<file path="flow/run.sh">
#!/bin/bash
# the make line also repeats each setting of config.mk as NAME=value (left out here)
make -C /OpenROAD-flow-scripts/flow DESIGN_CONFIG=/design/flow/config.mk WORK_HOME=/design/flow/orfs CLKGATE_MAP_FILE= finish
</file>
<file path="flow/config.mk">
export PLATFORM = sky130hd
export DESIGN_NAME = arm_core
export DESIGN_NICKNAME = arm_core
export VERILOG_FILES = /design/flow/design.v
export SDC_FILE = /design/flow/constraint.sdc
export NUM_CORES = 4
export LEC_CHECK = 0
export CAP_MARGIN = 20
export CORE_MARGIN = 2
export CORE_UTILIZATION = 61
export CTS_CLUSTER_DIAMETER = 322
export HOLD_SLACK_MARGIN = 0.3
export PLACE_DENSITY = 0.6
export SETUP_SLACK_MARGIN = -1.06
export SLEW_MARGIN = 20
</file>
<file path="flow/constraint.sdc">
create_clock -name core_clock -period 10.6 [get_ports {clk}]
set_input_delay 2.1200 -clock core_clock [delete_from_list [all_inputs] [get_ports {clk}]]
set_output_delay 2.1200 -clock core_clock [all_outputs]
set_load 0.01 [all_outputs]
</file>
<file path="flow/design.v">
module Mux2to1 #(
    parameter DATA_WIDTH = 32   
)(
    input [DATA_WIDTH-1:0] in0,   
    input [DATA_WIDTH-1:0] in1,   
    input sel,                    
    output reg [DATA_WIDTH-1:0] out  
);
    always @(*) begin
        out = (sel == 1'b0) ? in0 : in1;
    end
endmodule
module Adder (
    input  [31:0]  a,
    input  [31:0]  b, 
    output [31:0] out
);
	reg [31:0] result;
	always@(*) begin
		result = a + b;     
	end
	assign out = result;
endmodule
module pc_incrementer (
    input [31:0] pc_in,
    output [31:0] pc_out
);
    assign pc_out = pc_in + 32'd1;  
endmodule
module branch_mux (
    input branch_taken,           
    input [31:0] branch_address,  
    input [31:0] next_pc,         
    output reg [31:0] pc_out      
);
    always @(*) begin
        if (branch_taken) begin
            pc_out = branch_address;  
        end else begin
            pc_out = next_pc;         
        end
    end
endmodule
module program_counter (
    input clk,                 
    input reset,               
    input freeze,              
    input [31:0] next_address,  
    output reg [31:0] pc        
);
    always @(posedge clk or posedge reset) begin
        if (reset) begin
            pc <= 32'b0;  
        end else if (!freeze) begin
            pc <= next_address;  
        end
    end
endmodule
module IF_Stage (
    input clk,                      
    input rst,                      
    input freeze,                   
    input Branch_taken,             
    input [31:0] BranchAddr,        
    input [31:0] imem_data,         
    output [31:0] PC,               
    output [31:0] Instruction       
);
    wire [31:0] next_address;        
    wire [31:0] selected_address;    
    program_counter pc_module (
        .clk(clk),
        .reset(rst),
        .freeze(freeze & ~Branch_taken),  
        .next_address(selected_address),  
        .pc(PC)
    );
    pc_incrementer pc_inc (
        .pc_in(PC),
        .pc_out(next_address)
    );
    branch_mux branch_selector (
        .branch_taken(Branch_taken),
        .branch_address(BranchAddr),
        .next_pc(next_address),
        .pc_out(selected_address)
    );
    assign Instruction = imem_data;
endmodule
module IF_Stage_Reg (
    input clk,                      
    input rst,                      
    input freeze,                   
    input flush,                    
    input [31:0] PC_in,             
    input [31:0] Instruction_in,    
    output reg [31:0] PC,           
    output reg [31:0] Instruction   
);
    always @(posedge clk or posedge rst) begin
        if (rst) begin
            PC <= 32'b0;
            Instruction <= 32'b0;
        end else if (flush) begin
            PC <= 32'b0;
            Instruction <= 32'b0;
        end else if (!freeze) begin
            PC <= PC_in;
            Instruction <= Instruction_in;
        end
    end
endmodule
module ConditionCheck(
    input [3:0] condition,
    input [3:0] status,
    output reg result
);
    wire n, z, c, v;
    assign {z, c, n, v} = status;
always @(condition, n, z, c, v) begin
        result = 1'b0;
        case (condition)
            4'b0000: result = z;              
            4'b0001: result = ~z;             
            4'b0010: result = c;              
            4'b0011: result = ~c;             
            4'b0100: result = n;              
            4'b0101: result = ~n;             
            4'b0110: result = v;              
            4'b0111: result = ~v;             
            4'b1000: result = c & ~z;         
            4'b1001: result = ~c | z;         
            4'b1010: result = (n == v);       
            4'b1011: result = (n != v);       
            4'b1100: result = ~z & (n == v);  
            4'b1101: result = z & (n != v);   
            4'b1110: result = 1'b1;           
            default: result = 1'b0;
        endcase
    end
endmodule
module ControlUnit(
    input [1:0] mode,
    input [3:0] opcode,
    input sIn,
    output reg [3:0] aluCmd,
    output reg memRead, memWrite,
    output reg wbEn, branch, sOut
);
    always @(mode, opcode, sIn) begin
        aluCmd = 4'd0;
        {memRead, memWrite} = 2'd0;
        {wbEn, branch, sOut} = 3'd0;
        case (opcode)
            4'b1101: aluCmd = 4'b0001;  
            4'b1111: aluCmd = 4'b1001;  
            4'b0100: aluCmd = 4'b0010;  
            4'b0101: aluCmd = 4'b0011;  
            4'b0010: aluCmd = 4'b0100;  
            4'b0110: aluCmd = 4'b0101;  
            4'b0000: aluCmd = 4'b0110;  
            4'b1100: aluCmd = 4'b0111;  
            4'b0001: aluCmd = 4'b1000;  
            4'b1010: aluCmd = 4'b0100;  
            4'b1000: aluCmd = 4'b0110;  
            default: aluCmd = 4'b0001;
        endcase
        case (mode)
            2'b00: begin
                sOut = sIn;
                wbEn = (opcode == 4'b1010 || opcode == 4'b1000) ? 1'b0 : 1'b1;
            end
            2'b01: begin
                wbEn = sIn;
                memRead = sIn;
                memWrite = ~sIn;
            end
            2'b10: branch = 1'b1;
            default:;
        endcase
    end
endmodule
module RegisterFile (
    input clk, rst,
    input [3:0] src1, src2, Dest_wb,
    input [31:0] Result_WB,
    input writeBackEn,
    output [31:0] Val_Rn,Val_Rm 
);
    reg [31:0] register_array [15:0];
    assign Val_Rn = register_array[src1];
    assign Val_Rm = register_array[src2];
    integer i;
    always @(negedge clk) begin
        if (rst) begin
            for (i = 0; i < 16; i = i + 1) begin
                register_array[i] <= 32'b0;
            end
        end else if (writeBackEn) begin
            register_array[Dest_wb] <= Result_WB;
        end
    end
endmodule
module ID_Stage (
    input clk,                
    input rst,                
    input [31:0] Instruction,  
    input [31:0] Result_WB,    
    input writeBackEn,         
    input [3:0] Dest_wb,       
    input hazard,              
    input [3:0] SR,            
    output WB_EN,              
    output MEM_R_EN,           
    output MEM_W_EN,           
    output [3:0] EXE_CMD,      
    output [31:0] Val_Rn,      
    output [31:0] Val_Rm,      
    output imm,                
    output [11:0] Shift_operand,  
    output signed [23:0] Signed_imm_24,  
    output [3:0] Dest,         
    output [3:0] src1,         
    output [3:0] src2,         
    output B,
    output S,
    output Two_src             
);
    wire [3:0] cond_code;           
    wire [1:0] mode;                
    wire [3:0] opcode;              
    wire cond_result;               
    wire ctrl_wbEn, ctrl_memRead, ctrl_memWrite, ctrl_branch, ctrl_s;
    wire [3:0] reg_src2;            
    wire [3:0] ctrl_aluCmd;         
    wire cond_final;                
    assign cond_code = Instruction[31:28];
    assign mode = Instruction[27:26];
    assign opcode = Instruction[24:21];
    assign imm = Instruction[25];
    assign Shift_operand = Instruction[11:0];
    assign Signed_imm_24 = Instruction[23:0];
    assign Dest = Instruction[15:12];
    assign src1 = Instruction[19:16];
    assign Two_src = ~imm | ctrl_memWrite;
    ConditionCheck condition_check(
        .condition(cond_code),
        .status(SR),
        .result(cond_result)
    );
    ControlUnit control_unit(
        .mode(mode),
        .opcode(opcode),
        .sIn(Instruction[20]),
        .aluCmd(ctrl_aluCmd),
        .memRead(ctrl_memRead),
        .memWrite(ctrl_memWrite),
        .wbEn(ctrl_wbEn),
        .branch(ctrl_branch),
        .sOut(ctrl_s)
    );
    RegisterFile rf(
        .clk(clk),
        .rst(rst),
        .src1(Instruction[19:16]),
        .src2(reg_src2),
        .Dest_wb(Dest_wb),
        .Result_WB(Result_WB),
        .writeBackEn(writeBackEn),
        .Val_Rn(Val_Rn),
        .Val_Rm(Val_Rm)
    );
    Mux2to1 #(.DATA_WIDTH(4)) mux_regSrc2(
        .in0(Instruction[3:0]),
        .in1(Instruction[15:12]),
        .sel(ctrl_memWrite),
        .out(reg_src2)
    );
    assign cond_final = ~cond_result | hazard;
    assign src2 = reg_src2;
    Mux2to1 #(.DATA_WIDTH(9)) mux_ctrlSignals(
        .in0({ctrl_aluCmd, ctrl_memRead, ctrl_memWrite, ctrl_wbEn, ctrl_branch, ctrl_s}),
        .in1(9'd0),
        .sel(cond_final),
        .out({EXE_CMD, MEM_R_EN, MEM_W_EN, WB_EN, B, S})
    );
endmodule
module ID_Stage_Reg (
    input clk,                
    input rst,                
    input flush,              
    input WB_EN_IN,           
    input MEM_R_EN_IN,        
    input MEM_W_EN_IN,        
    input B_in,               
    input S_in,               
    input [3:0] EXE_CMD_IN,   
    input [31:0] PC_IN,       
    input [31:0] Val_Rn_IN,   
    input [31:0] Val_Rm_IN,   
    input imm_IN,             
    input signed [11:0] Shift_operand_IN,  
    input [23:0] Signed_imm_24_IN,         
    input [3:0] Dest_IN,      
    input [3:0] SR_in,
    output reg WB_EN,         
    output reg MEM_R_EN,      
    output reg MEM_W_EN,      
    output reg [3:0] EXE_CMD,  
    output reg [31:0] PC,     
    output reg [31:0] Val_Rn,  
    output reg [31:0] Val_Rm,  
    output reg imm,           
    output reg [11:0] Shift_operand,  
    output reg [23:0] Signed_imm_24,  
    output reg [3:0] Dest,     
    output reg B_out,
    output reg S_out,
    output reg [3:0] SR_out
);
    always @(posedge clk or posedge rst) begin
        if (rst) begin
            WB_EN <= 1'b0;
            MEM_R_EN <= 1'b0;
            MEM_W_EN <= 1'b0;
            B_out <= 1'b0;
            S_out <= 1'b0;
            EXE_CMD <= 4'b0;
            PC <= 32'b0;
            Val_Rn <= 32'b0;
            Val_Rm <= 32'b0;
            imm <= 1'b0;
            Shift_operand <= 12'b0;
            Signed_imm_24 <= 24'b0;
            Dest <= 4'b0;
            SR_out <= 4'b0;
        end else if (flush) begin
            WB_EN <= 1'b0;
            MEM_R_EN <= 1'b0;
            MEM_W_EN <= 1'b0;
            B_out <= 1'b0;
            S_out <= 1'b0;
            EXE_CMD <= 4'b0;
            PC <= 32'b0;
            Val_Rn <= 32'b0;
            Val_Rm <= 32'b0;
            imm <= 1'b0;
            Shift_operand <= 12'b0;
            Signed_imm_24 <= 24'b0;
            Dest <= 4'b0;
            SR_out <= 4'b0;
        end else begin
            WB_EN <= WB_EN_IN;
            MEM_R_EN <= MEM_R_EN_IN;
            MEM_W_EN <= MEM_W_EN_IN;
            B_out <= B_in;
            S_out <= S_in;
            EXE_CMD <= EXE_CMD_IN;
            PC <= PC_IN;
            Val_Rn <= Val_Rn_IN;
            Val_Rm <= Val_Rm_IN;
            imm <= imm_IN;
            Shift_operand <= Shift_operand_IN;
            Signed_imm_24 <= Signed_imm_24_IN;
            Dest <= Dest_IN;
            SR_out <= SR_in;
        end
    end
endmodule
module Val2_Generator
(
    input       [11:0]    shifter_operand,
    input                           imm, is_for_memory,
    input   [31:0]       val_Rm,
    output reg [31:0]   val2_out
);
    reg [31:0]  _32bit_immd_temp;
    always @(*) begin
        _32bit_immd_temp = {24'b0, shifter_operand[7:0]};
        if(is_for_memory == 1'b1)
            val2_out = {20'b0, shifter_operand};
        else if(imm == 1'b1) begin
            val2_out = (_32bit_immd_temp >> {shifter_operand[11:8], 1'b0}) |
                       (_32bit_immd_temp << (6'd32 - {shifter_operand[11:8], 1'b0}));
        end
        else begin
            case (shifter_operand[6:5])
                00: begin
                    val2_out = val_Rm << shifter_operand[11:7];
                end
                01: begin
                    val2_out = val_Rm >> shifter_operand[11:7];
                end
                10: begin
                    val2_out = val_Rm >>> shifter_operand[11:7];
                end
                11: begin
                    val2_out = (val_Rm >> shifter_operand[11:7]) |
                               (val_Rm << (6'd32 - shifter_operand[11:7]));
                end
                default:begin
                    val2_out = val_Rm << shifter_operand[11:7];
                end
            endcase
        end
    end
endmodule
module ALU
(
    input       [31:0]   val1, val2,
    input                           carry,
    input       [3:0]               EX_command,
    output  [31:0]   res,
    output  [3:0]               SR
);
    reg V1, C1;
    wire N1, Z1;
    reg [32:0] temp_res;
    assign res = temp_res[31:0];
    assign SR = {Z1, C1, N1, V1};
    assign N1 = res[31];
    assign Z1 = |res ? 0:1;
    always @(*) begin
        V1 = 1'b0;
        C1 = 1'b0;
        case (EX_command)
            4'b0001: begin
                temp_res = val2;
            end
            4'b1001: begin
                temp_res = ~val2;
            end
            4'b0010: begin
                temp_res = val1 + val2;
                C1 = temp_res[32];
                V1 = (val1[31] ~^ val2[31]) & (temp_res[31] ^ val1[31]);
            end
            4'b0011: begin
                temp_res = val1 + val2 + carry;
                C1 = temp_res[32];
                V1 = (val1[31] ~^ val2[31]) & (temp_res[31] ^ val1[31]);
            end
            4'b0100: begin
                temp_res = {val1[31], val1} - {val2[31], val2};
                C1 = temp_res[32];
                V1 = (val1[31] ^ val2[31]) & (temp_res[31] ^ val1[31]);
            end
            4'b0101: begin
                temp_res = val1 - val2 - {31'b0,~carry}; 
                C1 = temp_res[32];
                V1 = (val1[31] ^ val2[31]) & (temp_res[31] ^ val1[31]);
            end
            4'b0110: begin
                temp_res = val1 & val2;
            end
            4'b0111: begin
                temp_res = val1 | val2;
            end
            4'b1000: begin
                temp_res = val1 ^ val2;
            end
            4'b1100: begin
                temp_res = {val1[31], val1} - {val2[31], val2};
                C1 = temp_res[32];
                V1 = (val1[31] ^ val2[31]) & (temp_res[31] ^ val1[31]);
            end
            4'b1110: begin
                temp_res = val1 & val2;
            end
            4'b1010: begin
                temp_res = val1 + val2;
            end
            4'b1010: begin
                temp_res = val1 - val2;
            end
            default:
                temp_res = 32'b0;
        endcase
    end
endmodule
module EXE_Stage
(
  input                    clk,
  input                    rst,
  input  [31:0] pc_in,
  input  [23:0] signed_immediate,
  input  [3:0] EX_command,
  input  [3:0] SR_in,
  input  [11:0] shifter_operand,
  input  [3:0] dst_in,
  input  mem_read_in, mem_write_in, imm, WB_en_in, B_in,
  input  [31:0] val_Rn_in, val_Rm_in,
  output [3:0] dst_out,
  output [3:0] SR_out,
  output [31:0] ALU_res,
  output [31:0] val_Rm_out,
  output [31:0] branch_address,
  output mem_read_out, mem_write_out, WB_en_out, B_out,
  output [31:0] pc 
);
  wire [31:0] val2;
  wire is_for_memory;
  Adder Adder_Inst(
    .a(pc_in + 1'b1),
    .b({{(8){signed_immediate[23]}}, signed_immediate}),
    .out(branch_address)
  );
  wire [31:0] alu_src1;
  wire [31:0] alu_src2;
  Val2_Generator Val2_Generator_Inst(
    .val_Rm(val_Rm_in),
    .shifter_operand(shifter_operand),
    .imm(imm),
    .is_for_memory(is_for_memory),
    .val2_out(val2)
	);
  ALU ALU_Inst(
    .val1(val_Rn_in),
    .val2(val2),
    .EX_command(EX_command),
    .carry(SR_in[2]),
    .res(ALU_res),
    .SR(SR_out)
  );
  assign is_for_memory = mem_read_in | mem_write_in;
  assign pc = pc_in;
  assign dst_out = dst_in;
	assign mem_read_out = mem_read_in;
	assign mem_write_out = mem_write_in;
  assign WB_en_out = WB_en_in;
  assign B_out = B_in;
  assign val_Rm_out = val_Rm_in;
endmodule
module EXE_Stage_Reg
(
  input                    clk,
  input                    rst,
  input  [31:0] pc_in,
  input  [3:0] dst_in,
  input  mem_read_in, mem_write_in, WB_en_in,
  input  [31:0] val_Rm_in,
  input [31:0] ALU_res_in,
  output reg [3:0] dst_out,
  output reg [31:0] ALU_res_out,
  output reg [31:0] val_Rm_out,
  output reg mem_read_out, mem_write_out, WB_en_out,
  output reg [31:0] pc 
);
always @(posedge clk, posedge rst) begin
    if(rst) begin
      pc <= 0;
      dst_out <=  0;
      ALU_res_out <= 0;
      val_Rm_out <= 0;
      mem_read_out <= 0;
      mem_write_out <= 0;
      WB_en_out <= 0;
    end
    else begin
      pc <= pc_in;
      dst_out <= dst_in;
      ALU_res_out <= ALU_res_in;
      val_Rm_out <= val_Rm_in;
      mem_read_out <= mem_read_in;
      mem_write_out <= mem_write_in;
      WB_en_out <= WB_en_in;
    end
end
endmodule
module MEM_Reg
(
    input                       clk,
    input                       rst,
    input [3:0] dst,
    input [31:0] ALU_res,
    input [31:0] mem,
    input mem_read, WB_en,
    output reg [3:0] dst_out,
    output reg [31:0] ALU_res_out,
    output reg [31:0] mem_out,
    output reg mem_read_out, WB_en_out
);
always @(posedge clk, posedge rst) begin
    if(rst) begin
        dst_out <= 0;
        ALU_res_out <= 0;
        mem_out <= 0;
        mem_read_out <= 0;
        WB_en_out <= 0;
    end
    else begin
        dst_out <= dst;
        ALU_res_out <= ALU_res;
        mem_out <= mem;
        mem_read_out <= mem_read;
        WB_en_out <= WB_en;
    end
end
endmodule
module WB_Stage
(
    input                    clk,
    input                    rst,
    input [3:0] dst,
    input [31:0] ALU_res,
    input [31:0] mem,
    input mem_read, WB_en,
    output [3:0] WB_Dest,
    output WB_en_out,
    output [31:0] WB_Value
);
assign WB_Dest = dst;
assign WB_en_out = WB_en;
Mux2to1 #(.DATA_WIDTH(32)) MUX_2_to_1_Reg_File (
		.in0(ALU_res), .in1(mem),
		.sel(mem_read),
		.out(WB_Value)
	);
endmodule
module Status_Reg
(
    input            clk,
    input            rst,
    input            load,
    input      [3:0] status_in,
    output reg [3:0] status
);
    always @(negedge clk or posedge rst) begin
  if(rst) begin
    status <= 0;
  end  
  else if(load) begin
    status <= status_in;
  end
  else begin
    status <= status;
  end    
 end
endmodule
module HazardUnit(
    input [3:0] rn, rdm,
    input twoSrc,
    input [3:0] destEx, destMem,
    input wbEnEx, wbEnMem,  
    output reg hazard
);
   always @(*) begin
        hazard = 1'b0;
        if (wbEnEx) begin
            if ((rn == destEx) || (twoSrc && (rdm == destEx))) begin
                hazard = 1'b1;
            end
        end
        if (wbEnMem) begin
            if ((rn == destMem) || (twoSrc && (rdm == destMem))) begin
                hazard = 1'b1;
            end
        end
    end
endmodule
module arm_core (
    input         clk,
    input         rst,
    output [7:0]  imem_addr,
    input  [31:0] imem_data,
    output [5:0]  dmem_addr,
    output [31:0] dmem_wdata,
    output        dmem_we,
    input  [31:0] dmem_rdata,
    output        wb_en,
    output [3:0]  wb_dest,
    output [31:0] wb_value
);
  wire [31:0] IF_stage_pc_out;
  wire [31:0] IF_stage_instruction_out;
  wire [31:0] branch_address;
  wire EXE_stage_B_out;
  wire hazard_detected;
  IF_Stage IF_Stage_Inst (
    .clk(clk),
    .rst(rst),
    .freeze(hazard_detected),
    .Branch_taken(EXE_stage_B_out),
    .BranchAddr(branch_address),
    .imem_data(imem_data),
    .PC(IF_stage_pc_out),
    .Instruction(IF_stage_instruction_out)
  );
  assign imem_addr = IF_stage_pc_out[7:0];
  wire [31:0] IF_reg_pc_out;
  wire [31:0] IF_reg_instruction_out;
  IF_Stage_Reg IF_Reg_Inst (
    .clk(clk),
    .rst(rst),
    .freeze(hazard_detected),
    .flush(EXE_stage_B_out),
    .PC_in(IF_stage_pc_out),
    .Instruction_in(IF_stage_instruction_out),
    .PC(IF_reg_pc_out),
    .Instruction(IF_reg_instruction_out)
  );
  wire [3:0]  ID_stage_reg_file_dst;
  wire [3:0]  ID_stage_reg_file_src1, ID_stage_reg_file_src2;
  wire [31:0] ID_stage_val_Rn, ID_stage_val_Rm;
  wire [23:0] ID_stage_signed_immediate;
  wire [11:0] ID_stage_shifter_operand;
  wire [3:0]  ID_stage_EX_command_out;
  wire [3:0]  status;
  wire ID_stage_mem_read_out, ID_stage_mem_write_out, ID_stage_WB_en_out,
       ID_stage_Imm_out, ID_stage_B_out, ID_stage_SR_update_out;
  wire [3:0]  WB_Stage_dst_out;
  wire [31:0] WB_Value;
  wire WB_Stage_WB_en_out;
  wire has_src1;
  ID_Stage ID_Stage_Inst (
    .clk(clk),
    .rst(rst),
    .hazard(hazard_detected),
    .Instruction(IF_reg_instruction_out),
    .Dest_wb(WB_Stage_dst_out),
    .Result_WB(WB_Value),
    .writeBackEn(WB_Stage_WB_en_out),
    .SR(status),
    .Dest(ID_stage_reg_file_dst),
    .Val_Rn(ID_stage_val_Rn), .Val_Rm(ID_stage_val_Rm),
    .Signed_imm_24(ID_stage_signed_immediate),
    .Shift_operand(ID_stage_shifter_operand),
    .EXE_CMD(ID_stage_EX_command_out),
    .MEM_R_EN(ID_stage_mem_read_out), .MEM_W_EN(ID_stage_mem_write_out),
    .WB_EN(ID_stage_WB_en_out),
    .imm(ID_stage_Imm_out),
    .B(ID_stage_B_out),
    .S(ID_stage_SR_update_out),
    .Two_src(has_src1),
    .src1(ID_stage_reg_file_src1),
    .src2(ID_stage_reg_file_src2)
  );
  wire [31:0] ID_reg_pc_out;
  wire [3:0]  ID_reg_reg_file_dst_out;
  wire [31:0] ID_reg_val_Rn_out, ID_reg_val_Rm_out;
  wire [23:0] ID_reg_signed_immediate_out;
  wire [11:0] ID_reg_shifter_operand_out;
  wire [3:0]  ID_reg_SR_out, ID_reg_EX_command_out;
  wire ID_reg_mem_read_out, ID_reg_mem_write_out, ID_reg_WB_en_out,
       ID_reg_Imm_out, ID_reg_B_out, ID_reg_SR_update_out;
  ID_Stage_Reg ID_Reg_Inst (
    .clk(clk),
    .rst(rst),
    .flush(EXE_stage_B_out),
    .PC_IN(IF_reg_pc_out),
    .Dest_IN(ID_stage_reg_file_dst),
    .Val_Rn_IN(ID_stage_val_Rn), .Val_Rm_IN(ID_stage_val_Rm),
    .Signed_imm_24_IN(ID_stage_signed_immediate),
    .Shift_operand_IN(ID_stage_shifter_operand),
    .EXE_CMD_IN(ID_stage_EX_command_out),
    .MEM_R_EN_IN(ID_stage_mem_read_out), .MEM_W_EN_IN(ID_stage_mem_write_out),
    .WB_EN_IN(ID_stage_WB_en_out),
    .imm_IN(ID_stage_Imm_out),
    .B_in(ID_stage_B_out),
    .S_in(ID_stage_SR_update_out),
    .PC(ID_reg_pc_out),
    .Dest(ID_reg_reg_file_dst_out),
    .Val_Rn(ID_reg_val_Rn_out), .Val_Rm(ID_reg_val_Rm_out),
    .Signed_imm_24(ID_reg_signed_immediate_out),
    .Shift_operand(ID_reg_shifter_operand_out),
    .EXE_CMD(ID_reg_EX_command_out),
    .MEM_R_EN(ID_reg_mem_read_out), .MEM_W_EN(ID_reg_mem_write_out),
    .WB_EN(ID_reg_WB_en_out),
    .imm(ID_reg_Imm_out),
    .B_out(ID_reg_B_out),
    .S_out(ID_reg_SR_update_out),
    .SR_in(status),
    .SR_out(ID_reg_SR_out)
  );
  wire [31:0] EXE_stage_pc_out;
  wire [3:0]  EXE_stage_reg_file_dst_out;
  wire [31:0] EXE_stage_val_Rm_out;
  wire [3:0]  EXE_stage_SR_out;
  wire [31:0] ALU_res;
  wire EXE_stage_mem_read_out, EXE_stage_mem_write_out, EXE_stage_WB_en_out;
  EXE_Stage EXE_Stage_Inst (
    .clk(clk),
    .rst(rst),
    .pc_in(ID_reg_pc_out),
    .signed_immediate(ID_reg_signed_immediate_out),
    .EX_command(ID_reg_EX_command_out),
    .SR_in(ID_reg_SR_out),
    .shifter_operand(ID_reg_shifter_operand_out),
    .dst_in(ID_reg_reg_file_dst_out),
    .mem_read_in(ID_reg_mem_read_out), .mem_write_in(ID_reg_mem_write_out),
    .imm(ID_reg_Imm_out),
    .WB_en_in(ID_reg_WB_en_out),
    .B_in(ID_reg_B_out),
    .val_Rn_in(ID_reg_val_Rn_out), .val_Rm_in(ID_reg_val_Rm_out),
    .dst_out(EXE_stage_reg_file_dst_out),
    .SR_out(EXE_stage_SR_out),
    .ALU_res(ALU_res),
    .val_Rm_out(EXE_stage_val_Rm_out),
    .branch_address(branch_address),
    .mem_read_out(EXE_stage_mem_read_out), .mem_write_out(EXE_stage_mem_write_out),
    .WB_en_out(EXE_stage_WB_en_out),
    .B_out(EXE_stage_B_out),
    .pc(EXE_stage_pc_out)
  );
  wire [31:0] EXE_reg_pc_out;
  wire [3:0]  EXE_reg_dst_out;
  wire [31:0] EXE_reg_ALU_res_out;
  wire [31:0] EXE_reg_val_Rm_out;
  wire EXE_reg_mem_read_out, EXE_reg_mem_write_out, EXE_reg_WB_en_out;
  EXE_Stage_Reg EXE_Reg_Inst (
    .clk(clk),
    .rst(rst),
    .pc_in(EXE_stage_pc_out),
    .dst_in(EXE_stage_reg_file_dst_out),
    .mem_read_in(EXE_stage_mem_read_out), .mem_write_in(EXE_stage_mem_write_out),
    .WB_en_in(EXE_stage_WB_en_out),
    .val_Rm_in(EXE_stage_val_Rm_out),
    .ALU_res_in(ALU_res),
    .dst_out(EXE_reg_dst_out),
    .ALU_res_out(EXE_reg_ALU_res_out),
    .val_Rm_out(EXE_reg_val_Rm_out),
    .mem_read_out(EXE_reg_mem_read_out), .mem_write_out(EXE_reg_mem_write_out),
    .WB_en_out(EXE_reg_WB_en_out),
    .pc(EXE_reg_pc_out)
  );
  wire [31:0] Mem_Stage_mem_out;
  assign dmem_addr  = EXE_reg_ALU_res_out[7:2];
  assign dmem_wdata = EXE_reg_val_Rm_out;
  assign dmem_we    = EXE_reg_mem_write_out;
  assign Mem_Stage_mem_out = EXE_reg_mem_read_out ? dmem_rdata : 32'b0;
  wire [3:0]  Mem_Reg_dst_out;
  wire [31:0] Mem_Reg_ALU_res_out;
  wire [31:0] Mem_Reg_mem_out;
  wire Mem_Reg_read_out, Mem_Reg_WB_en_out;
  MEM_Reg Mem_Reg_Inst (
    .clk(clk),
    .rst(rst),
    .dst(EXE_reg_dst_out),
    .ALU_res(EXE_reg_ALU_res_out),
    .mem(Mem_Stage_mem_out),
    .mem_read(EXE_reg_mem_read_out),
    .WB_en(EXE_reg_WB_en_out),
    .dst_out(Mem_Reg_dst_out),
    .ALU_res_out(Mem_Reg_ALU_res_out),
    .mem_out(Mem_Reg_mem_out),
    .mem_read_out(Mem_Reg_read_out),
    .WB_en_out(Mem_Reg_WB_en_out)
  );
  WB_Stage WB_Stage_Inst (
    .clk(clk),
    .rst(rst),
    .dst(Mem_Reg_dst_out),
    .ALU_res(Mem_Reg_ALU_res_out),
    .mem(Mem_Reg_mem_out),
    .mem_read(Mem_Reg_read_out),
    .WB_en(Mem_Reg_WB_en_out),
    .WB_Dest(WB_Stage_dst_out),
    .WB_en_out(WB_Stage_WB_en_out),
    .WB_Value(WB_Value)
  );
  assign wb_en    = WB_Stage_WB_en_out;
  assign wb_dest  = WB_Stage_dst_out;
  assign wb_value = WB_Value;
  Status_Reg Status_Reg_Inst (
    .clk(clk),
    .rst(rst),
    .load(ID_reg_SR_update_out),
    .status_in(EXE_stage_SR_out),
    .status(status)
  );
  HazardUnit Hazard_Detection_Unit_Inst (
    .rn(ID_stage_reg_file_src1),
    .rdm(ID_stage_reg_file_src2),
    .destEx(ID_reg_reg_file_dst_out),
    .destMem(EXE_reg_dst_out),
    .wbEnEx(ID_reg_WB_en_out),
    .wbEnMem(EXE_reg_WB_en_out),
    .twoSrc(has_src1),
    .hazard(hazard_detected)
  );
endmodule
</file>
==> flow_summary.ini, run 1 <==
; implementation run metrics
[synthesis]
synth-main-ff-cell = edfxtp_1
async_flop_share = 0.3632
mux_share = 0.1160
synth_area_um2 = 51410
ys_sh_simple = 0.1726
edf_count = 512
synth.top_cell.area_share = 0.2991
aoi_share = 0.1593
yosysChipArea_um2 = 51410
area_leaders = edfxtp_1 (30%), dfrtp_1 (14%), mux4_2 (8.4%), nor2_1 (5.4%), nand2_1 (4.3%)
top_cells_by_count = nor2_1 (736), nand2_1 (589), edfxtp_1 (512)
synth-xor-area-share = 0.02181
synth_flops = 804
synthTopLogicFamily = simple AND/OR/NAND/NOR gates
ys_warn_count = 17
yosys_cells = 5166
synth_top_cell_by_count = nor2_1
synthCells = 5166
ys_seq_share = 0.4412
adder_share = 0.04278
syn_avg_cell_area_um2 = 9.952
largest_area_cell = edfxtp_1
syn-num-nets = 5400
ys_types = 112

[clock_network]
htreeDepth = 3
clk_path_buf_depth = 3
cts.sinks = 804
cts_buffers = 84
cts_root_buf = clkbuf_16

[placement]
place.gp.congestion = 1.121
place_area_um2 = 61020
port-buffer-count = 149
place_hpwl_um = 156600
dp.cells = 7012

[die]
fp_util = 0.6153
dieArea_um2 = 86620
core_area_um2 = 83560
core.rowCount = 106
die_h_um = 294.3
dieWidth_um = 294.3
io_pins = 150

[run_status]
status = did not finish
haltStage = global routing
==> metrics by stage <==
stage	TNS (ps)	setup slack [ps]
2_1_floorplan	-3065	-1057
3_3_place_gp	-5454	-1526
3_5_place_dp	-5570	-1576
4_1_cts	-4358	-1218
==> what timing repair did <==
action | in CTS
setup buffers | 12
endpoints found under the setup margin | 4
hold buffers | 0
gates resized | 78
pin swaps | 8
==> inputs of run 2 (changes only) <==
- CORE_ASPECT_RATIO: default -> 0.97
- CORE_UTILIZATION: 61 -> 37
- CTS_CLUSTER_DIAMETER: 322 -> default
- CTS_CLUSTER_SIZE: default -> 39
- GPL_TIMING_DRIVEN: default -> 0
- HOLD_SLACK_MARGIN: 0.3 -> default
- MAX_ROUTING_LAYER: default -> met5
- PLACE_DENSITY: 0.6 -> 0.51
- SETUP_SLACK_MARGIN: -1.06 -> default
- clock period: 10.6 -> 27.0 ns (I/O delays scaled with it)
==> run 2 against run 1 <==
Against the previous run:
- synthesized area is the same
- synthesized cell count unchanged
- now clean on timing, DRC and antenna
- die area up 64%
==> flow_summary.ini, run 2 <==
; yosys + openroad results
[final_timing]
worst_pin_slew_ps = 1205
maxSlewViolCount = 0
setup_tns_ps = 0
finalHoldViolations = 0
setup_viol = 0
fin_worst_skew_ps = 105.2
grt_setup_unrepaired = false
worst_slew_margin_rel = 0.1965

[clock_network]
clock.latency.late_pin_ps = 720
cts.sinks = 804
clk_path_buf_depth = 3
post_cts_resized = 0
htreeDepth = 3
cts_buffers = 94
hold_buffers = 0
clk_pin_slew_ps = 60
tritoncts = yes
postCtsSetupBuffers = 0
cts_root_buf = clkbuf_16

[synthesis]
async_flop_share = 0.3632
aoi_share = 0.1593
edf_count = 512
syn_avg_cell_area_um2 = 9.952
synth-main-ff-cell = edfxtp_1
synth-xor-area-share = 0.02181
top_cells_by_count = nor2_1 (736), nand2_1 (589), edfxtp_1 (512)
ys_types = 112
synth.top_cell.area_share = 0.2991
synth_top_cell_by_count = nor2_1
synth_flops = 804
area_leaders = edfxtp_1 (30%), dfrtp_1 (14%), mux4_2 (8.4%), nor2_1 (5.4%), nand2_1 (4.3%)
yosys_cells = 5166
ys_warn_count = 17
synthTopLogicFamily = simple AND/OR/NAND/NOR gates
synthCells = 5166
synth_area_um2 = 51410
syn-num-nets = 5400
mux_share = 0.1160
ys_seq_share = 0.4412
ys_sh_simple = 0.1726
largest_area_cell = edfxtp_1
adder_share = 0.04278
yosysChipArea_um2 = 51410

[setup_path]
critPathKind = reg2reg
setup.worst_path.end = Status_Reg_Inst.status[3]
timing.rr.start = ID_Reg_Inst.Signed_imm_24[8]
critPathTopFamily = buffers and inverters
worstRegToRegCells = 27
critPathBufInv = 8
worstSetupEndpointType = register
critical_path_arrival_ps = 11840
critPathMaxFanout = 10
critPathSlowestCell = a31oi_1
r2r-end = Status_Reg_Inst.status[3]
path_depth = 27
critPathLaunchType = register
crit_path_start = ID_Reg_Inst.Signed_imm_24[8]
critPathMostFrequentCell = clkbuf_1
regToRegSetupSlack_ps = 2270
cp.required_ps = 14110
critPathMaxStageDelay_ps = 770

[placement]
place_hpwl_um = 185300
place_area_um2 = 55770
port-buffer-count = 149
place.gp.congestion = 1.081
dp.cells = 7175

[detailed_routing]
drt_wl_total_um = 237900
drtAntennaViolNets = 0
wl_per_cell_um = 30.25
drcViolationCount = 0
drtPass1Iterations = 6
drt_iter0_markers = 6822
vias = 48030
viasPerCell = 6.107

[die]
fp_util = 0.3730
io_pins = 150
dieArea_um2 = 141900
core.rowCount = 134
dieWidth_um = 382.5
die_h_um = 371.1
core_area_um2 = 137800

[grt]
grt_util_met3 = 0.07439
grt_max_degree = 92
top_usage_layer = met2
met2_usage = 0.5062
overflow = 0
grt_pass1_wl_um = 336700
grtUsageMet1 = 0.4324
antenna_found_initial = 24
grt_pass1_vias = 46980
grt_usage = 0.3287

[run]
warnings = 632
max_cap_viol_count = 0

[layout]
nNetsFinal = 6182
stdcell_count = 7864
postLayoutCellArea_um2 = 61010
syn_to_final_growth_pct = 18.67

[hold_path]
min_from = EXE_Reg_Inst.ALU_res_out[30]
whs_path_depth = 0
hp-class = reg2reg
whs_endpoint = Mem_Reg_Inst.ALU_res_out[30]

[run_status]
status = timing/DRC/antenna clean
==> run 2: stage by stage <==
step	setup WS (ps)	util	hold slack [ps]
floorplan	854.7	-	331.2
global placement	-3844	0.4005	334.5
detailed placement	2910	0.4047	334.7
CTS	2795	0.4425	282.2
global route	2106	0.4427	304.6
finish	2275	0.4427	287.3
==> run 2: layer usage <==
layer | share of wire | vias up | wire length, µm
li1 | - | 20550 | -
met1 | 0.40 | 23590 | 94430
met2 | 0.44 | 3223 | 105100
met3 | 0.10 | 651 | 24860
met4 | 0.056 | 12 | 13440
met5 | 0.00034 | - | 80
==> run 2: cell type report <==
class                      instances  area [µm²]
multi-input combinational       3765       26440
fill                           13600       76810
timing repair buffer             175        1976
antenna                            3       7.507
inverter                         180       678.2
clock inverter                   562        2506
clock buffer                     123        2704
buffer                           416        1717
tap                             1836        2297
sequential                       804       22680
==> inputs of run 3 (changes only) <==
- CORE_ASPECT_RATIO: 0.97 -> default
- CORE_UTILIZATION: 37 -> 66
- CTS_CLUSTER_DIAMETER: default -> 356
- CTS_CLUSTER_SIZE: 39 -> 25
- GPL_TIMING_DRIVEN: 0 -> default
- MAX_ROUTING_LAYER: met5 -> default
- PLACE_DENSITY: 0.51 -> 0.6
- SETUP_SLACK_MARGIN: default -> -1.06
- clock period: 27.0 -> 10.6 ns (I/O delays scaled with it)
==> run 3 against run 2 <==
Against the previous run:
- die area down 44%
- synthesized area unchanged
- synthesized cell count unchanged
- the flow now stops in global routing
==> flow_summary.ini, run 3 <==
; implementation run metrics
[grt]
overflow = 60
grt_usage = 0.8148

[die]
dieWidth_um = 283.1
fp_util = 0.6648
core_area_um2 = 77340
core.rowCount = 102
io_pins = 150
die_h_um = 283.1
dieArea_um2 = 80150

[synthesis]
mux_share = 0.1160
synthCells = 5166
synthTopLogicFamily = simple AND/OR/NAND/NOR gates
ys_seq_share = 0.4412
yosysChipArea_um2 = 51410
synth-xor-area-share = 0.02181
ys_types = 112
edf_count = 512
synth_flops = 804
synth.top_cell.area_share = 0.2991
synth_top_cell_by_count = nor2_1
adder_share = 0.04278
synth_area_um2 = 51410
ys_sh_simple = 0.1726
syn_avg_cell_area_um2 = 9.952
yosys_cells = 5166
syn-num-nets = 5400
synth-main-ff-cell = edfxtp_1
top_cells_by_count = nor2_1 (736), nand2_1 (589), edfxtp_1 (512)
ys_warn_count = 17
async_flop_share = 0.3632
area_leaders = edfxtp_1 (30%), dfrtp_1 (14%), mux4_2 (8.4%), nor2_1 (5.4%), nand2_1 (4.3%)
aoi_share = 0.1593
largest_area_cell = edfxtp_1

[clock_network]
hold_buffers = 0
clk_path_buf_depth = 3
htreeDepth = 2
cts_buffers = 38
cts_root_buf = clkbuf_16
cts.sinks = 804

[placement]
place.gp.congestion = 1.175
port-buffer-count = 149
place_hpwl_um = 160100
dp_slack_ps = -1898

[run_status]
stop_error = [ERROR GRT-0232] Routing congestion too high. Check the congestion heatmap in the GUI.
haltStage = global routing
status = did not finish
-- run 3: repair_timing --
item | CTS
buffers inserted | 21
pin swaps | 27
setup endpoints to repair | 4
resized | 75
-- run 3: metal layers --
metal,GRT overflow,global-route usage
met3,11,0.7156
met1,1,0.8227
met2,19,0.9282
met5,2,0.4994
met4,27,0.7843
-- run 3: metrics by stage --
stage | std cells | instance area [µm²] | hold slack, ps | util
floorplan | 5166 | 51540 | 331.2 | -
global placement | 6968 | 60910 | 333.8 | 0.7875
detailed placement | 6969 | 60910 | 334.7 | 0.7876
CTS | 7553 | 64520 | 364.1 | 0.8342
==> inputs of run 4 (changes only) <==
- CORE_ASPECT_RATIO: default -> 1.53
- CORE_MARGIN: 2 -> 6
- CORE_UTILIZATION: 66 -> 16
- CTS_CLUSTER_DIAMETER: 356 -> default
- CTS_CLUSTER_SIZE: 25 -> default
- MIN_ROUTING_LAYER: default -> met2
- PLACE_DENSITY: 0.6 -> default
- PLACE_DENSITY_LB_ADDON: default -> 0.04
- SETUP_SLACK_MARGIN: -1.06 -> 0.9
- clock period: 10.6 -> 17.6 ns (I/O delays scaled with it)
==> run 4 against run 3 <==
Against the previous run:
- now clean on timing, DRC and antenna
- synthesized cell count did not move
- synthesized area did not move
- die area rose to 4.2 times the previous value
==> flow_summary.ini, run 4 <==
; yosys + openroad results
[run_status]
status = timing/DRC/antenna clean

[setup_path]
worstSetupEndpointType = register
r2r-end = Status_Reg_Inst.status[3]
critical_path_arrival_ps = 8440
regToRegSetupSlack_ps = 1050
critPathMaxStageDelay_ps = 580
critPathMaxFanout = 4
crit_path_start = ID_Reg_Inst.Signed_imm_24[7]
critPathMostFrequentCell = buf_4
path_depth = 29
timing.rr.start = ID_Reg_Inst.Signed_imm_24[7]
critPathSlowestCell = or4_4
worstRegToRegCells = 29
critPathBufInv = 9
critPathLaunchType = register
setup.worst_path.end = Status_Reg_Inst.status[3]
critPathKind = reg2reg
cp.required_ps = 9490
critPathTopFamily = simple AND/OR/NAND/NOR gates

[run]
warnings = 638
max_cap_viol_count = 0

[synthesis]
mux_share = 0.1160
synthTopLogicFamily = simple AND/OR/NAND/NOR gates
area_leaders = edfxtp_1 (30%), dfrtp_1 (14%), mux4_2 (8.4%), nor2_1 (5.4%), nand2_1 (4.3%)
synth.top_cell.area_share = 0.2991
syn-num-nets = 5400
synth-main-ff-cell = edfxtp_1
ys_warn_count = 17
async_flop_share = 0.3632
synth_top_cell_by_count = nor2_1
synth-xor-area-share = 0.02181
adder_share = 0.04278
ys_sh_simple = 0.1726
edf_count = 512
synth_area_um2 = 51410
yosys_cells = 5166
ys_seq_share = 0.4412
top_cells_by_count = nor2_1 (736), nand2_1 (589), edfxtp_1 (512)
ys_types = 112
synth_flops = 804
largest_area_cell = edfxtp_1
aoi_share = 0.1593
yosysChipArea_um2 = 51410
syn_avg_cell_area_um2 = 9.952
synthCells = 5166

[grt]
grt_pass1_vias = 72950
grt_max_degree = 103
overflow = 0
antenna_found_initial = 3
grt_pass1_wl_um = 481000
grt_usage = 0.3186

[die]
dieWidth_um = 470.3
die_h_um = 713.2
dieArea_um2 = 335400
core.rowCount = 256
io_pins = 150
core_area_um2 = 318700
fp_util = 0.1613

[final_timing]
maxSlewViolCount = 0
worst_slew_margin_rel = 0.2151
fin_worst_skew_ps = 78.28
grt_setup_unrepaired = true
setup_viol = 0
finalHoldViolations = 0
setup_tns_ps = 0
worst_pin_slew_ps = 1177

[clock_network]
cts.sinks = 804
htreeDepth = 3
clk_path_buf_depth = 3
cts_buffers = 104
cts_root_buf = clkbuf_16
tritoncts = yes
hold_buffers = 0
clk_pin_slew_ps = 70
clock.latency.late_pin_ps = 770

[placement]
place_area_um2 = 62110
place_hpwl_um = 252000
place.gp.congestion = 1.008
port-buffer-count = 149
dp.cells = 9790

[detailed_routing]
drtPass1Iterations = 10
drcViolationCount = 0
wl_per_cell_um = 34.74
drt_wl_total_um = 368000
vias = 65920
viasPerCell = 6.224
drtAntennaViolNets = 0
drt_iter0_markers = 11900

[hold_path]
whs_path_depth = 0
min_from = EXE_Reg_Inst.ALU_res_out[30]
hp-class = reg2reg
whs_endpoint = Mem_Reg_Inst.ALU_res_out[30]

[layout]
stdcell_count = 10590
fill_cells = 34860
syn_to_final_growth_pct = 34.88
nNetsFinal = 6434
postLayoutCellArea_um2 = 69340
==> run 4: final cells by class <==
class | count | area (µm²) | area share
well taps | 4257 | 5326 | 0.07681
diodes | 47 | 117.6 | 0.001696
clock inverters | 583 | 2761 | 0.03982
inverters | 180 | 689.4 | 0.009942
clock buffers | 123 | 2789 | 0.04022
multi-input cells | 3765 | 27890 | 0.4022
repair buffers | 833 | 7036 | 0.1015
flip-flops and latches | 804 | 22730 | 0.3278
==> run 4: per-layer routing <==
layer	routed length [µm]	global-route usage
met5	1949	0.05928
met4	29190	0.07074
met3	139800	0.3888
met2	197000	0.4117
met1	0	-
==> run 4: metrics by stage <==
stage,hold WS (ps),setup slack (ps),util
floorplan,331.2,1553,-
global placement,333.1,-949.6,0.1946
detailed placement,334.7,-279.5,0.1949
CTS,351.2,903.0,0.2135
global route,355.0,776.9,0.2172
finish,348.7,1054,0.2176
==> run 4: repair_timing <==
| item | in CTS | in global routing |
|---|---|---|
| resized | 69 | 161 |
| buffers inserted | 12 | 26 |
| endpoints found under the setup margin | 4 | 4 |
| endpoints found under the hold margin | 0 | 0 |
| pin swaps | 6 | 26 |
==> inputs of run 5 (changes only) <==
- ABC_AREA: default -> 1
- CELL_PAD_IN_SITES_DETAIL_PLACEMENT: default -> 2
- CELL_PAD_IN_SITES_GLOBAL_PLACEMENT: default -> 0
- CORE_ASPECT_RATIO: 1.53 -> 1.25
- CORE_MARGIN: 6 -> 8
- CORE_UTILIZATION: 16 -> 65
- CTS_CLUSTER_DIAMETER: default -> 122
- CTS_CLUSTER_SIZE: default -> 61
- GPL_ROUTABILITY_DRIVEN: default -> 1
- GPL_TIMING_DRIVEN: default -> 1
- HOLD_SLACK_MARGIN: default -> 0.14
- MIN_ROUTING_LAYER: met2 -> default
- PLACE_DENSITY: default -> 0.7
- PLACE_DENSITY_LB_ADDON: 0.04 -> default
- SETUP_SLACK_MARGIN: 0.9 -> 3.66
- SLEW_MARGIN: 20 -> 0
- TNS_END_PERCENT: default -> 40
- clock period: 17.6 -> 14.3 ns (I/O delays scaled with it)
==> run 5 against run 4 <==
Against the previous run:
- the run now fails in detailed placement
- die area decreased by 73%
- synthesized area grew 2.5%
- synthesized cell count is 38% higher
==> flow_summary.ini, run 5 <==
; implementation run metrics
[run_status]
status = did not finish
haltStage = detailed placement
stop_error = [ERROR DPL-0033] detailed placement checks failed during check placement.

[synthesis]
ys_types = 63
synth-main-ff-cell = edfxtp_1
ys_sh_simple = 0.2701
synthCells = 7112
largest_area_cell = edfxtp_1
synth_area_um2 = 52720
synth.top_cell.area_share = 0.2917
synth-xor-area-share = 0.003845
syn_avg_cell_area_um2 = 7.412
edf_count = 512
syn-num-nets = 7346
adder_share = 0.04059
yosys_cells = 7112
synth_top_cell_by_count = nand2_1
top_cells_by_count = nand2_1 (1426), nor2_1 (935), inv_1 (788)
synth_flops = 804
ys_warn_count = 17
yosysChipArea_um2 = 52720
aoi_share = 0.1606
ys_seq_share = 0.4303
area_leaders = edfxtp_1 (29%), dfrtp_1 (14%), nand2_1 (10%), nor2_1 (6.7%), nand3_1 (6.6%)
async_flop_share = 0.3632
mux_share = 0.0004035
synthTopLogicFamily = simple AND/OR/NAND/NOR gates

[die]
core_area_um2 = 80260
die_h_um = 334.4
core.rowCount = 116
dieArea_um2 = 90530
fp_util = 0.6568
dieWidth_um = 270.7
io_pins = 150

[placement]
place.gp.congestion = 1.137
port-buffer-count = 149
-- run 5: through the flow --
stage | setup WS [ps] | hold slack [ps] | cells
after floorplan | 2617 | 331.2 | 7112
after global placement | 686.6 | 332.7 | 8046
==> inputs of run 6 (changes only) <==
- ABC_AREA: 1 -> default
- CELL_PAD_IN_SITES_DETAIL_PLACEMENT: 2 -> default
- CELL_PAD_IN_SITES_GLOBAL_PLACEMENT: 0 -> default
- CORE_ASPECT_RATIO: 1.25 -> default
- CORE_MARGIN: 8 -> 2
- CORE_UTILIZATION: 65 -> 40
- CTS_CLUSTER_DIAMETER: 122 -> default
- CTS_CLUSTER_SIZE: 61 -> default
- GPL_ROUTABILITY_DRIVEN: 1 -> default
- GPL_TIMING_DRIVEN: 1 -> default
- HOLD_SLACK_MARGIN: 0.14 -> default
- PLACE_DENSITY: 0.7 -> 0.6
- SETUP_SLACK_MARGIN: 3.66 -> default
- SLEW_MARGIN: 0 -> 20
- TNS_END_PERCENT: 40 -> default
- clock period: 14.3 -> 26.5 ns (I/O delays scaled with it)
==> run 6 against run 5 <==
Against the previous run:
- the run now finishes clean
- synthesized cell count shrank 27%
- die area rose by 45%
- synthesized area shrank 2.5%
==> flow_summary.ini, run 6 <==
; yosys + openroad results
[setup_path]
r2r-end = Status_Reg_Inst.status[3]
timing.rr.start = ID_Reg_Inst.Signed_imm_24[7]
critPathTopFamily = simple AND/OR/NAND/NOR gates
critPathMaxStageDelay_ps = 940
worstPathCellList = buf_4 > mux2i_1 > mux2_2 > a21oi_1 > nand2_1 > a31oi_1 > ha_1 > inv_1 > fa_1 > nand2b_1 > a21boi_1 > nor3_1 > nor3_1 > and2_1 > xor2_1 > nor2_1 > a2111oi_2 > or4b_1 > nor4_1 > nand4b_1 > or4_1 > o41ai_2
critPathBufInv = 2
worstRegToRegCells = 22
path_depth = 22
critPathMostFrequentCell = nor3_1
regToRegSetupSlack_ps = 3830
critPathMaxFanout = 54
crit_path_start = ID_Reg_Inst.Signed_imm_24[7]
worstSetupEndpointType = register
critPathSlowestCell = dfrtp_4
critPathKind = reg2reg
cp.required_ps = 13910
setup.worst_path.end = Status_Reg_Inst.status[3]
critPathLaunchType = register
critical_path_arrival_ps = 10080

[final_timing]
setup_viol = 0
setup_tns_ps = 0
maxSlewViolCount = 0
worst_slew_margin_rel = 0.2721
finalHoldViolations = 0
grt_setup_unrepaired = false
worst_pin_slew_ps = 1088
fin_ws_ps = 3829
fin_worst_skew_ps = 68.01

[synthesis]
synthCells = 5166
synth-main-ff-cell = edfxtp_1
yosysChipArea_um2 = 51410
edf_count = 512
adder_share = 0.04278
async_flop_share = 0.3632
largest_area_cell = edfxtp_1
ys_warn_count = 17
synth_area_um2 = 51410
ys_sh_simple = 0.1726
synth_top_cell_by_count = nor2_1
syn_avg_cell_area_um2 = 9.952
area_leaders = edfxtp_1 (30%), dfrtp_1 (14%), mux4_2 (8.4%), nor2_1 (5.4%), nand2_1 (4.3%)
aoi_share = 0.1593
top_cells_by_count = nor2_1 (736), nand2_1 (589), edfxtp_1 (512)
synth.top_cell.area_share = 0.2991
yosys_cells = 5166
ys_types = 112
mux_share = 0.1160
synthTopLogicFamily = simple AND/OR/NAND/NOR gates
syn-num-nets = 5400
synth-xor-area-share = 0.02181
ys_seq_share = 0.4412
synth_flops = 804

[detailed_routing]
drt_iter0_markers = 6515
drtPass1Iterations = 8
vias = 46140
wl_per_cell_um = 28.43
viasPerCell = 6.262
drcViolationCount = 0
drt_wl_total_um = 209500
drtAntennaViolNets = 0

[placement]
place.gp.congestion = 1.025
port-buffer-count = 149
dp_slack_ps = 3974
place_hpwl_um = 145800
dp.cells = 6680

[layout]
area.combinational_um2 = 26760
fin_util = 0.4697
stdcell_count = 7368
nNetsFinal = 5859
fill_cells = 11990
register_area_um2 = 22710
syn_to_final_growth_pct = 16.50

[run]
warnings = 644
max_cap_viol_count = 0

[clock_network]
cts.sinks = 804
htreeDepth = 3
postCtsSetupBuffers = 0
cts_root_buf = clkbuf_16
hold_buffers = 0
clk_pin_slew_ps = 60
cts_buffers = 93
clk_path_buf_depth = 3
post_cts_resized = 0
tritoncts = yes
clock.latency.late_pin_ps = 730

[grt]
overflow = 0
grt_pass1_vias = 44620
grt_usage = 0.3114
grt_max_degree = 162
grt_pass1_wl_um = 303700
antenna_found_initial = 6

[die]
core.rowCount = 131
dieArea_um2 = 131400
io_pins = 150
fp_util = 0.4032
die_h_um = 362.5
dieWidth_um = 362.5
core_area_um2 = 127500

[hold_path]
hp-class = reg2reg
min_from = EXE_Reg_Inst.ALU_res_out[1]
whs_endpoint = Mem_Reg_Inst.ALU_res_out[1]
whs_path_depth = 0

[run_status]
status = timing/DRC/antenna clean
[run 6: layout make-up]
class / count / area share
Multi-Input combinational cell: 3765 / 0.4468
Antenna cell: 1 / 0.00004178
Sequential cell: 804 / 0.3791
Clock inverter: 566 / 0.04295
Tap cell: 1662 / 0.03472
Timing Repair Buffer: 269 / 0.04057
Inverter: 180 / 0.01145
Clock buffer: 121 / 0.04435
[run 6: routing by layer]
| layer | vias up | share of wire | GRT usage |
|---|---|---|---|
| li1 | 19900 | - | - |
| met1 | 22920 | 0.41 | 0.4301 |
| met2 | 2888 | 0.45 | 0.4758 |
| met3 | 430 | 0.10 | 0.06442 |
| met4 | 4 | 0.041 | 0.1298 |
| met5 | - | 0.00015 | 0 |
[run 6: metrics by stage]
step	instance area, µm²	hold WS [ps]
floorplan	51410	331.2
global placement	54580	336.1
CTS	59850	323.7
global route	59890	349.3
finish	59900	330.0
detailed placement	54630	335.8
==> inputs of run 7 (changes only) <==
- ABC_AREA: default -> 1
- CORE_UTILIZATION: 40 -> 67
- MAX_ROUTING_LAYER: default -> met4
- clock period: 26.5 -> 10.8 ns (I/O delays scaled with it)
==> run 7 against run 6 <==
Against the previous run:
- the run now fails in global routing
- synthesized area is 2.5% higher
- die area down 38%
- synthesized cell count increased by 38%
==> flow_summary.ini, run 7 <==
; implementation run metrics
[run_status]
status = did not finish
haltStage = global routing
stop_error = [ERROR GRT-0116] Global routing finished with congestion. Check the congestion regions in the DRC Viewer.

[synthesis]
synth.top_cell.area_share = 0.2917
edf_count = 512
syn_avg_cell_area_um2 = 7.412
top_cells_by_count = nand2_1 (1426), nor2_1 (935), inv_1 (788)
synth-main-ff-cell = edfxtp_1
largest_area_cell = edfxtp_1
ys_seq_share = 0.4303
aoi_share = 0.1606
synth_area_um2 = 52720
synthCells = 7112
ys_sh_simple = 0.2701
async_flop_share = 0.3632
area_leaders = edfxtp_1 (29%), dfrtp_1 (14%), nand2_1 (10%), nor2_1 (6.7%), nand3_1 (6.6%)
yosysChipArea_um2 = 52720
yosys_cells = 7112
synth-xor-area-share = 0.003845
syn-num-nets = 7346
ys_types = 63
mux_share = 0.0004035
synth_flops = 804
ys_warn_count = 17
synthTopLogicFamily = simple AND/OR/NAND/NOR gates
synth_top_cell_by_count = nand2_1
adder_share = 0.04059

[placement]
port-buffer-count = 149
place_hpwl_um = 151800
dp_slack_ps = 46.42
place_area_um2 = 56850
place.gp.congestion = 1.155

[grt]
grt_usage = 0.7402
overflow = 8

[clock_network]
htreeDepth = 3
cts_buffers = 84
cts.sinks = 804
clk_path_buf_depth = 3
cts_root_buf = clkbuf_16

[die]
core_area_um2 = 77720
dieArea_um2 = 80940
die_h_um = 284.5
io_pins = 150
fp_util = 0.6783
core.rowCount = 102
dieWidth_um = 284.5
[run 7: routing by layer]
metal / global-route usage / overflow
met2: 0.8788 / 3
met3: 0.5877 / 4
met1: 0.7495 / 0
met5: - / -
met4: 0.6684 / 1
[run 7: what timing repair did]
item,in CTS
cloned,0
endpoints found under the setup margin,2
hold buffers,0
setup buffers,0
resized,1
[run 7: stage by stage]
| step | utilization | std cells | hold WS, ps |
|---|---|---|---|
| after floorplan | - | 7112 | 331.2 |
| after global placement | 0.7311 | 8237 | 332.7 |
| after detailed placement | 0.7315 | 8238 | 334.7 |
| after CTS | 0.7923 | 8899 | 350.9 |
==> inputs of run 8 (changes only) <==
- CAP_MARGIN: 20 -> 0
- CELL_PAD_IN_SITES_DETAIL_PLACEMENT: default -> 1
- CELL_PAD_IN_SITES_GLOBAL_PLACEMENT: default -> 1
- CORE_ASPECT_RATIO: default -> 0.77
- CORE_MARGIN: 2 -> 7
- CORE_UTILIZATION: 67 -> 44
- CTS_CLUSTER_SIZE: default -> 72
- HOLD_SLACK_MARGIN: default -> 0.01
- MIN_ROUTING_LAYER: default -> met2
- SLEW_MARGIN: 20 -> 40
- clock period: 10.8 -> 9.06 ns (I/O delays scaled with it)
==> run 8 against run 7 <==
Against the previous run:
- the flow again stops in global routing
- synthesized area unchanged
- synthesized cell count unchanged
- die area increased by 60%
==> flow_summary.ini, run 8 <==
; implementation run metrics
[clock_network]
htreeDepth = 3
cts_root_buf = clkbuf_16
clk_path_buf_depth = 3
cts_buffers = 87
cts.sinks = 804
hold_buffers = 0

[grt]
overflow = 3772
grt_usage = 0.9470

[synthesis]
synth-xor-area-share = 0.003845
adder_share = 0.04059
syn-num-nets = 7346
yosys_cells = 7112
synth.top_cell.area_share = 0.2917
synth_flops = 804
area_leaders = edfxtp_1 (29%), dfrtp_1 (14%), nand2_1 (10%), nor2_1 (6.7%), nand3_1 (6.6%)
synth-main-ff-cell = edfxtp_1
synth_top_cell_by_count = nand2_1
yosysChipArea_um2 = 52720
async_flop_share = 0.3632
edf_count = 512
ys_seq_share = 0.4303
ys_types = 63
ys_warn_count = 17
top_cells_by_count = nand2_1 (1426), nor2_1 (935), inv_1 (788)
aoi_share = 0.1606
mux_share = 0.0004035
largest_area_cell = edfxtp_1
ys_sh_simple = 0.2701
synthTopLogicFamily = simple AND/OR/NAND/NOR gates
syn_avg_cell_area_um2 = 7.412
synthCells = 7112
synth_area_um2 = 52720

[die]
core_area_um2 = 118900
core.rowCount = 111
dieArea_um2 = 129800
io_pins = 150
die_h_um = 317.7
fp_util = 0.4434
dieWidth_um = 408.5

[placement]
place_hpwl_um = 218600
place.gp.congestion = 1.141
place_area_um2 = 63640
dp_slack_ps = -1096
port-buffer-count = 149

[run_status]
haltStage = global routing
status = did not finish
stop_error = [ERROR GRT-0116] Global routing finished with congestion. Check the congestion regions in the DRC Viewer.
## run 8: repair_timing
action	CTS
gates resized	230
pin swaps	40
hold endpoints to repair	0
buffers inserted	12
endpoints found under the setup margin	4
cloned	1
## run 8: stage by stage
step	TNS, ps	hold slack (ps)	instances
CTS	-2562	357.0	10220
detailed placement	-3874	337.1	9531
global placement	-3732	332.2	9530
floorplan	-2.657	331.2	7112
## run 8: per-layer routing
metal  GRT overflow  track usage
met1              -            -
met2            500       0.9409
met3           2876        1.082
met4            396       0.7499
met5              -            -
==> inputs of run 9 (changes only) <==
- ABC_AREA: 1 -> default
- CAP_MARGIN: 0 -> 20
- CELL_PAD_IN_SITES_DETAIL_PLACEMENT: 1 -> default
- CELL_PAD_IN_SITES_GLOBAL_PLACEMENT: 1 -> default
- CORE_ASPECT_RATIO: 0.77 -> default
- CORE_MARGIN: 7 -> 2
- CORE_UTILIZATION: 44 -> 72
- CTS_CLUSTER_SIZE: 72 -> default
- HOLD_SLACK_MARGIN: 0.01 -> default
- MAX_ROUTING_LAYER: met4 -> default
- MIN_ROUTING_LAYER: met2 -> default
- PLACE_DENSITY: 0.6 -> default
- PLACE_DENSITY_LB_ADDON: default -> 0.18
- SETUP_SLACK_MARGIN: default -> 3.31
- SLEW_MARGIN: 40 -> 20
- clock period: 9.06 -> 11.1 ns (I/O delays scaled with it)
==> run 9 against run 8 <==
Against the previous run:
- the flow stops in clock tree synthesis
- die area shrank 43%
- synthesized area shrank 2.5%
- synthesized cell count shrank 27%
==> flow_summary.ini, run 9 <==
; implementation run metrics
[die]
io_pins = 150
dieArea_um2 = 73560
core.rowCount = 97
dieWidth_um = 271.2
die_h_um = 271.2
core_area_um2 = 70390
fp_util = 0.7304

[synthesis]
synth-xor-area-share = 0.02181
largest_area_cell = edfxtp_1
yosysChipArea_um2 = 51410
mux_share = 0.1160
synth_area_um2 = 51410
synthCells = 5166
top_cells_by_count = nor2_1 (736), nand2_1 (589), edfxtp_1 (512)
aoi_share = 0.1593
ys_sh_simple = 0.1726
synth.top_cell.area_share = 0.2991
ys_types = 112
edf_count = 512
area_leaders = edfxtp_1 (30%), dfrtp_1 (14%), mux4_2 (8.4%), nor2_1 (5.4%), nand2_1 (4.3%)
ys_warn_count = 17
adder_share = 0.04278
ys_seq_share = 0.4412
synth_flops = 804
syn-num-nets = 5400
syn_avg_cell_area_um2 = 9.952
synthTopLogicFamily = simple AND/OR/NAND/NOR gates
async_flop_share = 0.3632
synth-main-ff-cell = edfxtp_1
synth_top_cell_by_count = nor2_1
yosys_cells = 5166

[placement]
place_area_um2 = 59820
place_hpwl_um = 143100
dp.cells = 6725
port-buffer-count = 149
place.gp.congestion = 1.367
dp_slack_ps = -1221

[run_status]
stop_error = [ERROR DPL-0033] detailed placement checks failed during check placement.
status = did not finish
haltStage = clock tree synthesis
## run 9: stage by stage
step	hold WS [ps]	TNS [ps]
global placement	333.2	-3277
detailed placement	335.5	-4158
floorplan	331.2	-1364
==> inputs of run 10 (changes only) <==
- CORE_UTILIZATION: 72 -> 50
- PLACE_DENSITY_LB_ADDON: 0.18 -> default
- SETUP_SLACK_MARGIN: 3.31 -> -0.42
- clock period: 11.1 -> 10.8 ns (I/O delays scaled with it)
==> run 10 against run 9 <==
Against the previous run:
- now fails the layout checks on setup timing
- die area increased by 43%
- synthesized cell count unchanged
- synthesized area unchanged
==> flow_summary.ini, run 10 <==
; yosys + openroad results
[setup_path]
path_depth = 27
critical_path_arrival_ps = 7250
r2r-end = Status_Reg_Inst.status[3]
critPathMaxFanout = 8
setup.worst_path.end = Status_Reg_Inst.status[3]
crit_path_start = ID_Reg_Inst.Signed_imm_24[7]
critPathTopFamily = simple AND/OR/NAND/NOR gates
critPathBufInv = 5
cp.required_ps = 6060
critPathSlowestCell = fa_1
timing.rr.start = ID_Reg_Inst.Signed_imm_24[7]
critPathKind = reg2reg
worstSetupEndpointType = register
worstRegToRegCells = 27
critPathLaunchType = register
regToRegSetupSlack_ps = -1180
critPathMaxStageDelay_ps = 560

[clock_network]
hold_buffers = 0
cts_root_buf = clkbuf_16
cts.sinks = 804
clk_pin_slew_ps = 60
clk_path_buf_depth = 3
clock.latency.late_pin_ps = 740
tritoncts = yes
htreeDepth = 3
cts_buffers = 88

[detailed_routing]
vias = 50270
drcViolationCount = 0
wl_per_cell_um = 27.75
drt_iter0_markers = 6140
drtAntennaViolNets = 0
drtPass1Iterations = 6
drt_wl_total_um = 223700
viasPerCell = 6.236

[die]
dieArea_um2 = 105400
io_pins = 150
dieWidth_um = 324.7
core_area_um2 = 101900
fp_util = 0.5046
die_h_um = 324.7
core.rowCount = 117

[grt]
overflow = 0
grt_pass1_vias = 49980
grt_pass1_wl_um = 322300
antenna_found_initial = 12
grt_usage = 0.4141
grt_max_degree = 148

[hold_path]
min_from = EXE_Reg_Inst.ALU_res_out[29]
hp-class = reg2reg
whs_path_depth = 0
whs_endpoint = Mem_Reg_Inst.ALU_res_out[29]

[synthesis]
synth-main-ff-cell = edfxtp_1
ys_types = 112
synth_area_um2 = 51410
synth_top_cell_by_count = nor2_1
synth-xor-area-share = 0.02181
ys_warn_count = 17
edf_count = 512
syn_avg_cell_area_um2 = 9.952
syn-num-nets = 5400
top_cells_by_count = nor2_1 (736), nand2_1 (589), edfxtp_1 (512)
synth.top_cell.area_share = 0.2991
synth_flops = 804
mux_share = 0.1160
synthCells = 5166
ys_seq_share = 0.4412
yosysChipArea_um2 = 51410
ys_sh_simple = 0.1726
async_flop_share = 0.3632
adder_share = 0.04278
area_leaders = edfxtp_1 (30%), dfrtp_1 (14%), mux4_2 (8.4%), nor2_1 (5.4%), nand2_1 (4.3%)
yosys_cells = 5166
largest_area_cell = edfxtp_1
aoi_share = 0.1593
synthTopLogicFamily = simple AND/OR/NAND/NOR gates

[final_timing]
maxSlewViolCount = 0
grt_setup_unrepaired = true
setup_tns_ps = -3988
setup_viol = 4
fin_ws_ps = -1182
fin_worst_skew_ps = 97.67
finalHoldViolations = 0
worst_pin_slew_ps = 1090
worst_slew_margin_rel = 0.2587

[layout]
stdcell_count = 8060
postLayoutCellArea_um2 = 68370
nNetsFinal = 6850
syn_to_final_growth_pct = 32.99
fill_cells = 8143

[placement]
port-buffer-count = 149
place_hpwl_um = 157400
dp.cells = 7333
place_area_um2 = 61640
place.gp.congestion = 1.075

[run]
warnings = 641
max_cap_viol_count = 0

[run_status]
so_faults = setup timing
status = failed layout checks
run 10: layout make-up:
cell class / count / area, µm² / share of cell area
well taps: 1368 / 1712 / 0.02503
multi-input cells: 3765 / 27880 / 0.4078
inverters: 180 / 701.9 / 0.01027
repair buffers: 1265 / 10330 / 0.1512
clock buffers: 102 / 2369 / 0.03464
diodes: 3 / 7.507 / 0.0001098
flip-flops and latches: 804 / 22710 / 0.3321
clock inverters: 573 / 2660 / 0.03891
run 10: stage by stage:
stage | utilization | setup slack, ps | hold WS (ps)
floorplan | - | -908.2 | 331.2
global placement | 0.6049 | -2019 | 333.4
detailed placement | 0.6049 | -2028 | 334.7
CTS | 0.6616 | -1130 | 345.9
global route | 0.6710 | -1299 | 347.1
finish | 0.6711 | -1182 | 348.0
run 10: what timing repair did:
item	4_1_cts	5_1_grt
setup endpoints to repair	4	4
gates resized	120	149
setup buffers	26	28
cloned	1	0
pin swaps	40	62
run 10: metal layers:
metal,part of all wire,track usage
met1,0.37,0.5201
met2,0.47,0.6651
met3,0.099,0.08360
met4,0.066,0.2441
met5,0.00033,0
